== build 7 ==
## figan_upconv
module figan_upconv #(
    parameter DATA_WIDTH = 16
)(
    input  wire clk,
    input  wire rst_n,
    input  wire valid_in,
    input  wire signed [DATA_WIDTH-1:0] data_in,
    output wire ready_out,
    output wire valid_out,
    output wire signed [DATA_WIDTH-1:0] data_out
);
    wire signed [DATA_WIDTH-1:0] w_d2 [0:15]; wire signed [DATA_WIDTH-1:0] b_d2;
    w_dec2 w_d2_inst (.w0(w_d2[0]), .w1(w_d2[1]), .w2(w_d2[2]), .w3(w_d2[3]), .w4(w_d2[4]), .w5(w_d2[5]), .w6(w_d2[6]), .w7(w_d2[7]), .w8(w_d2[8]), .w9(w_d2[9]), .w10(w_d2[10]), .w11(w_d2[11]), .w12(w_d2[12]), .w13(w_d2[13]), .w14(w_d2[14]), .w15(w_d2[15]), .bias(b_d2));
    wire val_d2; wire signed [DATA_WIDTH-1:0] dat_d2;
    trans_conv2d_padded_layer #(
        .IN_WIDTH(14), .DATA_WIDTH(DATA_WIDTH),
        .PAD_TOP(2), .PAD_BOTTOM(3),
        .PAD_LEFT(2), .PAD_RIGHT(3)
    ) dec2 (
        .clk(clk), .rst_n(rst_n), .valid_in(valid_in), .data_in(data_in), .ready_out(ready_out),
  ...
Size: about 1800 flip-flops, roughly 37 I/O pins, ~0.11 mm² of cells after synthesis.
==> flow/config.mk <==
export PLATFORM = sky130hd
export DESIGN_NAME = figan_upconv
export DESIGN_NICKNAME = figan_upconv
export VERILOG_FILES = /design/flow/design.v
export SDC_FILE = /design/flow/constraint.sdc
export NUM_CORES = 4
export LEC_CHECK = 0
export ABC_AREA = 1
export CAP_MARGIN = 15
export CORE_MARGIN = 2
export CORE_UTILIZATION = 72
export CTS_CLUSTER_SIZE = 55
export GPL_ROUTABILITY_DRIVEN = 0
export GPL_TIMING_DRIVEN = 1
export PLACE_DENSITY = 0.35
export SETUP_SLACK_MARGIN = 1.15
export SLEW_MARGIN = 20
export TNS_END_PERCENT = 65
==> flow/constraint.sdc <==
create_clock -name core_clock -period 6.08 [get_ports {clk}]
set_input_delay 1.2160 -clock core_clock [delete_from_list [all_inputs] [get_ports {clk}]]
set_output_delay 1.2160 -clock core_clock [all_outputs]
set_load 0.01 [all_outputs]
run.sh (not shown) runs the stock make flow with config.mk's settings and CLKGATE_MAP_FILE=.
Build 7 ran in full, but the layout does not pass; the checks complain about negative setup slack.
### build 7 -> build 40
Settings: swapping 15 for 20 in CAP_MARGIN; clearing CTS_CLUSTER_SIZE, which used to be 55; swapping 72 for 54 in CORE_UTILIZATION; clearing ABC_AREA, which used to be 1; clearing SETUP_SLACK_MARGIN, which used to be 1.15; clearing GPL_TIMING_DRIVEN, which used to be 1; clearing PLACE_DENSITY, which used to be 0.35; clearing TNS_END_PERCENT, which used to be 65; clearing GPL_ROUTABILITY_DRIVEN, which used to be 0; swapping 6.08 for 10.9 in the clock period (ns, I/O delays scaled along).
==> results <==
- Summary of build 7 and build 40: one run falls short of a clean finish, namely build 7.
- Build 7 finished all stages; layout check result: FAIL, due to negative setup slack.
- Build 40 ended up with a higher number of multi-input combinational cells in the layout than build 7 did.
- Compared with build 7, build 40 shows fraction of the core area occupied by cells at floorplan lower by 18 points.
- Note that the detailed route wirelength on metal2 recorded for build 7 amounts to 1.3 times the value seen in build 40.
- Layout overhead on the synthesized area sits lower in build 40 than in build 7.
- Build 40 vs build 7 — required time at the worst-slack endpoint rose 4.84 ns.
- Overall power, build 7 and build 40: higher on build 7
- Summary — post-cts gate resize count, build 40 relative to build 7: lower, by 151.
- Compared with build 7, build 40 shows a higher arithmetic-cell share of the synthesized area counting full adders, half adders and majority gates.
Modified inputs, build 51 compared to build 40
Settings: SETUP_SLACK_MARGIN newly set to 1.79; CTS_CLUSTER_DIAMETER newly set to 250; ABC_AREA newly set to 1; PLACE_DENSITY_LB_ADDON newly set to 0.11; CORE_UTILIZATION changed from 54 to 70; the clock period (ns, I/O delays scaled along) changed from 10.9 to 6.05.
## What came out
Although it ran to completion, build 51 produced a layout that fails the final checks because of negative setup slack. First-pass GRT wire length deteriorates in build 51 relative to build 40. Of the two values seen for largest power group, clock was produced by build 40 and registers by build 51. Relative to build 40, routability congestion estimate from global placement has gone up in build 51. Looking only at utilization, and setting everything else aside, the lower value of build 40 and build 51 goes to build 40. Relative to build 40, the achievable frequency measured on build 51 has increased by more than 10%. Non-clock buffer count in the final layout in build 51 is about 1400% above build 40. On count of library flops with an enable pin, build 40 and build 51 are neck and neck. [compare] base=build 40 new=build 51: clock skew up 0.014 ns, number of buffer and inverter stages on the critical path has increased, multi-input combinational cell area shows an increase of 1.1%, measured slew at the worst slew-check pin went down 0.087 ns.
### build 51 -> build 85
Settings: ABC_AREA: 1 -> unset; CORE_UTILIZATION: 70 -> 40; SETUP_SLACK_MARGIN: 1.79 -> unset; PLACE_DENSITY_LB_ADDON: 0.11 -> unset; CTS_CLUSTER_DIAMETER: 250 -> unset; the clock period (ns, I/O delays scaled along): 6.05 -> 8.04.
Lower number of gates resized after cts among build 85 and build 51: build 85. Build 85 and build 51 ended up with roughly the same per-instance average area after synthesis. What the final checks of build 85 revealed, after a flow that finished every stage, was a layout that fails on negative setup slack. Build 51 -> stages 100% | layout checks FAIL | negative setup slack. For build 85, the launch point of the worst path was dec2.conv_inst.line_buff_2[1][3], unlike build 51, where it was dec2.conv_inst.line_buff_2[3][1]. Delta (build 85 minus build 51): area after synthesis moved down, fraction of the yosys area taken by sequential cells moved up.


figan_upconv again, from the RTL that the note above started with.
Settings: LEC_CHECK=0, CAP_MARGIN=15, CELL_PAD_IN_SITES_GLOBAL_PLACEMENT=0, CORE_MARGIN=2, CORE_UTILIZATION=62, CTS_CLUSTER_SIZE=50, GPL_ROUTABILITY_DRIVEN=0, GPL_TIMING_DRIVEN=1, HOLD_SLACK_MARGIN=-0.1, MAX_ROUTING_LAYER=met4, SETUP_SLACK_MARGIN=0.56, SLEW_MARGIN=20, TNS_END_PERCENT=5; clock period 3.86 ns.
The starting point ran to the end with violations: negative setup slack.
Change:
CAP_MARGIN = 20   (was 15)
CELL_PAD_IN_SITES_GLOBAL_PLACEMENT = default   (was 0)
CORE_UTILIZATION = 40   (was 62)
CTS_CLUSTER_SIZE = default   (was 50)
GPL_ROUTABILITY_DRIVEN = default   (was 0)
GPL_TIMING_DRIVEN = default   (was 1)
HOLD_SLACK_MARGIN = default   (was -0.1)
MAX_ROUTING_LAYER = default   (was met4)
SETUP_SLACK_MARGIN = default   (was 0.56)
TNS_END_PERCENT = default   (was 5)
clock period = 10.9 ns   (was 3.86 ns; I/O delays follow)
What happened: The changed run completed with no timing, DRC or antenna violations. First-iteration DRC count hardly moves. Utilization drops by 30 points. Via count decreases by 9.1%. Sequential share of layout area rises by 2.8 points. Cell count barely changes. Sequential cell count stays the same. Cell area shrinks by 7.5%.
Change:
CORE_UTILIZATION = 70   (was 40)
CTS_CLUSTER_SIZE = 33   (was default)
SETUP_SLACK_MARGIN = 1.74   (was default)
clock period = 7.51 ns   (was 10.9 ns; I/O delays follow)
After rerunning: The changed run ran to the end with violations: negative setup slack. Sequential power goes up by about 45%. Via count climbs by about 12%. Sequential cell count is unchanged. Cell count drops by 2.9%. Power goes up by about 40%. Wire length came out higher by 9.8%.
Change:
CORE_UTILIZATION = 40   (was 70)
CTS_CLUSTER_SIZE = default   (was 33)
SETUP_SLACK_MARGIN = -0.34   (was 1.74)
clock period = 10.9 ns   (was 7.51 ns; I/O delays follow)
Result: The new run went through all stages and came out clean. Global-route usage drops by 16 points. Worst setup slack is better by 3.0 ns. Synthesized area is unchanged. Total power is lower by about 28%. Die size is higher by 74%. Fmax falls by about 3.4%. Wire length came out lower by about 9%. Design area falls by 5.4%. Hold slack is worse by 0.061 ns. Clock power falls by about 25%. First-iteration DRC count is lower by about 25%.


figan_upconv again, from the RTL that the note above started with.
clock: 6.08 ns
lec_check: 0
abc_area: 0
cap_margin: 15
core_margin: 2
core_utilization: 72
cts_cluster_size: 55
gpl_routability_driven: 0
gpl_timing_driven: 1
place_density: 0.35
setup_slack_margin: 1.81
slew_margin: 20
tns_end_percent: 65
The first run reached the layout checks and failed them: negative setup slack.
Rerun with:
Settings changed: ABC_AREA 0 to unset, PLACE_DENSITY 0.35 to unset, PLACE_DENSITY_LB_ADDON set to 0.0, SETUP_SLACK_MARGIN 1.81 to -0.59.
Clock period 6.08 ns to 8.68 ns, I/O delays scaled along.
The changed run reached the layout checks and failed them: negative setup slack.
Die size is unchanged.
Area after synthesis is unchanged.
Non-clock buffer count decreases by 269.
Rerun with:
Settings changed: CAP_MARGIN 15 to 20, CTS_CLUSTER_SIZE 55 to unset, GPL_ROUTABILITY_DRIVEN 0 to unset, GPL_TIMING_DRIVEN 1 to unset, PLACE_DENSITY_LB_ADDON 0.0 to unset, SETUP_SLACK_MARGIN -0.59 to 0.28, TNS_END_PERCENT 65 to unset.
Clock period 8.68 ns to 3.08 ns, I/O delays scaled along.
The changed run reached the layout checks and failed them: negative setup slack. Non-clock buffer count grows by 571. Count of clock-buffer cells in the layout shrinks by 1. Via count grows by roughly a tenth. Setup slack loses 5.7 ns. Fmax shrinks slightly. Wire length grows by a quarter to a third. Synthesized cell count does not change. Total power grows to 2.8 times its value. Die area stays the same.
Rerun with:
Settings changed: CORE_UTILIZATION 72 to 14, SETUP_SLACK_MARGIN 0.28 to unset.
Clock period 3.08 ns to 15.6 ns, I/O delays scaled along.
- The new run went through all stages and came out clean
- non-clock buffer count shrinks by 1457
- synthesized area does not change
- clock skew fell by 0.068 ns
- register-to-register slack improves by 12 ns
- setup slack gets better by 12 ns
- sequential share of layout area climbs by 0.96 points
- first-iteration DRC count came out lower by about 50%
- hold slack improves by 0.035 ns
- power falls by about 80%
- routed wire length falls by about 28%
Rerun with:
Settings changed: CORE_UTILIZATION 14 to 69.
Clock period 15.6 ns to 8.17 ns, I/O delays scaled along.
Effect: The changed run produced a layout that fails on negative setup slack. Area after synthesis does not change. Setup slack degrades by 6.6 ns. Die area shrinks by well over a third. Worst hold slack degrades by 0.016 ns. Design area shrinks by a few percent.


Starting RTL as in the previous note.
Settings: LEC_CHECK=0, ABC_AREA=0, CAP_MARGIN=0, CELL_PAD_IN_SITES_DETAIL_PLACEMENT=1, CELL_PAD_IN_SITES_GLOBAL_PLACEMENT=1, CORE_MARGIN=2, CORE_UTILIZATION=71, CTS_CLUSTER_SIZE=23, GPL_ROUTABILITY_DRIVEN=0, HOLD_SLACK_MARGIN=0.17, MIN_ROUTING_LAYER=met2, SETUP_SLACK_MARGIN=-0.78, SLEW_MARGIN=15; clock period 13.0 ns.
The first run stopped in detailed placement (3_5_place_dp) on DPL-0033.
Change:
Settings changed: ABC_AREA 0 to 1, CORE_UTILIZATION 71 to 27, CTS_CLUSTER_SIZE 23 to unset, SETUP_SLACK_MARGIN -0.78 to 1.75, SLEW_MARGIN 15 to 20.
After rerunning: This time the run completed with no timing, DRC or antenna violations; area after synthesis goes up by 2.3%; die area goes up to 2.7 times its value; synthesized cell count goes up by 2.4%.
Change:
Settings changed: CELL_PAD_IN_SITES_DETAIL_PLACEMENT 1 to unset, CELL_PAD_IN_SITES_GLOBAL_PLACEMENT 1 to unset, CORE_UTILIZATION 27 to 72, CTS_CLUSTER_SIZE set to 10, GPL_ROUTABILITY_DRIVEN 0 to unset, HOLD_SLACK_MARGIN 0.17 to unset, MIN_ROUTING_LAYER met2 to unset, SETUP_SLACK_MARGIN 1.75 to 1.46, TNS_END_PERCENT set to 10.
Clock period 13.0 ns to 6.03 ns, I/O delays scaled along.
With this change the flow completed and failed the layout checks on setup timing.
Design area goes up by 4.9%.
Global-route usage goes up by 18 points.
Clock power goes up by 88%.
Sequential share of layout area goes down by 1.6 points.
Synthesized cell count is unchanged.


figan_upconv again, from the RTL that the note above started with.
// figan_upconv
module figan_upconv #(
    parameter DATA_WIDTH = 16
)(
    input  wire clk,
    input  wire rst_n,
    input  wire valid_in,
    input  wire signed [DATA_WIDTH-1:0] data_in,
    output wire ready_out,
    output wire valid_out,
    output wire signed [DATA_WIDTH-1:0] data_out
);
clock: 3.86 ns
lec_check: 0
cap_margin: 15
cell_pad_in_sites_global_placement: 1
core_margin: 2
core_utilization: 57
cts_cluster_size: 50
gpl_routability_driven: 0
gpl_timing_driven: 1
setup_slack_margin: 0.56
slew_margin: 20
tns_end_percent: 10
The starting point finished but fails on negative setup slack.
Rerun with:
==> flow/config.mk (replaced) <==
export PLATFORM = sky130hd
export DESIGN_NAME = figan_upconv
export DESIGN_NICKNAME = figan_upconv
export VERILOG_FILES = /design/flow/design.v
export SDC_FILE = /design/flow/constraint.sdc
export NUM_CORES = 4
export LEC_CHECK = 0
export CAP_MARGIN = 20
export CORE_MARGIN = 2
export CORE_UTILIZATION = 70
export SETUP_SLACK_MARGIN = 1.0
export SLEW_MARGIN = 20
==> flow/constraint.sdc (replaced) <==
create_clock -name core_clock -period 8.97 [get_ports {clk}]
set_input_delay 1.7940 -clock core_clock [delete_from_list [all_inputs] [get_ports {clk}]]
set_output_delay 1.7940 -clock core_clock [all_outputs]
set_load 0.01 [all_outputs]
The new run completed, yet does not pass: negative setup slack; maximum frequency climbs by about 2%; first-iteration DRC count climbs by 26%; global-route usage climbs by 5.4 points; clock-buffer cell count drops by 1; non-clock buffer count drops by 496; sequential power drops by 57%; hold slack gets better by 0.012 ns; wire length drops by about 2%; synthesized cell count stays the same; synthesized area is unchanged; cell area drops by 4.2%.
Rerun with:
--- a/flow/config.mk
+++ b/flow/config.mk
@@ -8 +8,2 @@
-export CAP_MARGIN = 20
+export ABC_AREA = 1
+export CAP_MARGIN = 0
@@ -10,2 +11,2 @@
-export CORE_UTILIZATION = 70
-export SETUP_SLACK_MARGIN = 1.0
+export CORE_UTILIZATION = 72
+export SETUP_SLACK_MARGIN = 1.46
==> flow/constraint.sdc (replaced) <==
create_clock -name core_clock -period 9.82 [get_ports {clk}]
set_input_delay 1.9640 -clock core_clock [delete_from_list [all_inputs] [get_ports {clk}]]
set_output_delay 1.9640 -clock core_clock [all_outputs]
set_load 0.01 [all_outputs]
What happened: This time the run completed without violations. Area after synthesis came out higher by 2.3%. Final area came out higher by 0.36%. Routed wire length came out higher by 4.4%. Critical path depth came out lower by 8. Clock power came out lower by 6.2%.


R:
Starting RTL as in the previous note.
Design figan_upconv, start of the top module:
module figan_upconv #(
    parameter DATA_WIDTH = 16
)(
    input  wire clk,
    input  wire rst_n,
    input  wire valid_in,
    input  wire signed [DATA_WIDTH-1:0] data_in,
    output wire ready_out,
    output wire valid_out,
    output wire signed [DATA_WIDTH-1:0] data_out
);
Settings: LEC_CHECK=0, CAP_MARGIN=15, CELL_PAD_IN_SITES_GLOBAL_PLACEMENT=1, CORE_MARGIN=2, CORE_UTILIZATION=57, CTS_CLUSTER_SIZE=14, GPL_ROUTABILITY_DRIVEN=0, GPL_TIMING_DRIVEN=1, SETUP_SLACK_MARGIN=0.56, SLEW_MARGIN=20, TNS_END_PERCENT=10; clock period 3.75 ns.
What the final checks of R revealed, after a flow that finished every stage, was a layout that fails on negative setup slack.
Changes in T relative to R:
Settings: a deleted SETUP_SLACK_MARGIN that had been 0.56; a deleted CELL_PAD_IN_SITES_GLOBAL_PLACEMENT that had been 1; a change of CORE_UTILIZATION from 57 to 36; a change of CTS_CLUSTER_SIZE from 14 to 55; an added PLACE_DENSITY_LB_ADDON of 0.14; a change of the clock period (ns, I/O delays scaled along) from 3.75 to 8.15.
--- outcome ---
T: all stages done; final checks FAILED (negative setup slack).
Fraction of power consumed by the clock network, T and R, lower one = R.
On T: data required time at the worst endpoint is 4.43 ns higher than what R gave.
Wire length of the first global-routing pass of T exceeds that of R slightly.


## run 1
Starting RTL as in the previous note.
==> flow/design.v (excerpt) <==
module figan_upconv #(
    parameter DATA_WIDTH = 16
)(
    input  wire clk,
    input  wire rst_n,
    input  wire valid_in,
    input  wire signed [DATA_WIDTH-1:0] data_in,
    output wire ready_out,
    output wire valid_out,
    output wire signed [DATA_WIDTH-1:0] data_out
);
==> flow/config.mk <==
export PLATFORM = sky130hd
export DESIGN_NAME = figan_upconv
export DESIGN_NICKNAME = figan_upconv
export VERILOG_FILES = /design/flow/design.v
export SDC_FILE = /design/flow/constraint.sdc
export NUM_CORES = 4
export LEC_CHECK = 0
export CAP_MARGIN = 20
export CORE_MARGIN = 7
export CORE_UTILIZATION = 59
export GPL_ROUTABILITY_DRIVEN = 1
export MAX_ROUTING_LAYER = met5
export PLACE_DENSITY = 0.78
export SLEW_MARGIN = 15
export TNS_END_PERCENT = 100
==> flow/constraint.sdc <==
create_clock -name core_clock -period 8.49 [get_ports {clk}]
set_input_delay 1.6980 -clock core_clock [delete_from_list [all_inputs] [get_ports {clk}]]
set_output_delay 1.6980 -clock core_clock [all_outputs]
set_load 0.01 [all_outputs]
Run 1 finished all stages; however, its layout fails the closing checks, the failures being negative setup slack.
> inputs changed (run 1 -> run 2)
Settings: clearing MAX_ROUTING_LAYER, which used to be met5; putting PLACE_DENSITY_LB_ADDON at 0.11 where nothing was set; putting CTS_CLUSTER_SIZE at 89 where nothing was set; swapping 59 for 70 in CORE_UTILIZATION; clearing PLACE_DENSITY, which used to be 0.78; swapping 7 for 2 in CORE_MARGIN; clearing GPL_ROUTABILITY_DRIVEN, which used to be 1; putting SETUP_SLACK_MARGIN at 2.2 where nothing was set; putting ABC_AREA at 1 where nothing was set; clearing TNS_END_PERCENT, which used to be 100; swapping 15 for 20 in SLEW_MARGIN; swapping 8.49 for 7.61 in the clock period (ns, I/O delays scaled along).
### Flow results
Run 2: all stages done; final checks FAILED (negative setup slack).
Summary of run 2 over run 1: required time of the critical path now sits lower; die extent in y went down; maximum root-to-sink buffer count shows no meaningful change; final weighted congestion of routability-driven global placement went up; delay of the slowest cell on the worst path now sits higher.
Between run 1 and run 2, the flow reports post-cts resize count increasing by more than 100%.
Wire length on met3 up about 70% in run 2 wrt run 1
Setup changes, run 2 to run 3
Settings: PLACE_DENSITY_LB_ADDON no longer set, was 0.11; SETUP_SLACK_MARGIN now 0.37, was 2.2; CTS_CLUSTER_SIZE no longer set, was 89; TNS_END_PERCENT now 5, previously not set; CORE_UTILIZATION now 72, was 70; the clock period (ns, I/O delays scaled along) now 2.12, was 7.61.
--- outcome ---
- Run 2 ran in full, but the layout does not pass; the checks complain about negative setup slack.
- Tool error ODB-0269 stopped run 3 during 5_1_grt; no final results.
- Buffer depth of the longest clock path came out exactly the same in run 2 and run 3.
- Changes observed in run 3 relative to run 2: netlist area before placement barely changed; placer congestion estimate shows an increase of 0.014; row count decreased 2; post-CTS setup buffer count has increased.
Relative to run 3, the following input files were edited for run 4:
Settings: CTS_CLUSTER_SIZE now 95, previously not set; CAP_MARGIN now 0, was 20; SETUP_SLACK_MARGIN now -0.33, was 0.37; TNS_END_PERCENT no longer set, was 5; the clock period (ns, I/O delays scaled along) now 6.03, was 2.12.
[summary]
Among run 3 and run 4, the run that stopped before the end is run 3, and it is the only one.
Floorplan row count: run 3 vs run 4, no meaningful difference
Between run 3 and run 4, number of buffers added by the clock tree synthesis step is lower for run 3, run 4 comes in above that.
Cmp run 3 and run 4 / count of instances resized after the clock tree is built / lower: run 4
Diff run 3..run 4 | number of nets at floorplan | unchanged
Row final weighted congestion in routability-driven placement: run 4 higher / run 3 lower
Run 4 vs. run 3: area reported by Yosys stat barely changed, hold-fix buffer count after cts dropped 1.
The inputs of run 5 differ from those of run 4 as listed below.
Settings: CTS_CLUSTER_SIZE changed from 95 to 13; SETUP_SLACK_MARGIN changed from -0.33 to -0.32.
Findings:
[run 5] flow finished | final checks: failed | reasons: negative setup slack
Run 4 finished every stage; the final checks, however, were not passed, the failures being negative setup slack.
Measured against each other, run 5 and run 4 differ in switching power total, the lower figure coming from run 5.
Run 4 → run 5: total length of routed met3 wires fell by 89 um; met3 usage fell by 0.32 points.
Of run 5 and run 4, run 4 shows the lower count of plain and timing-repair buffers, with run 5 above it.
Met1 wire length (run 5 vs. run 4) increases slightly
Taking run 4 as the reference, in run 5 total power divided by cell area fell about 1.4%, final instance count without filler cells about even, core utilization about even, logic gate fraction of the total cell area about even, synthesis-to-finish area growth about even.
Run 5 vs run 4: path length in cells of the critical path down
No activity file was given, so power comes from the tool's default toggle rates.
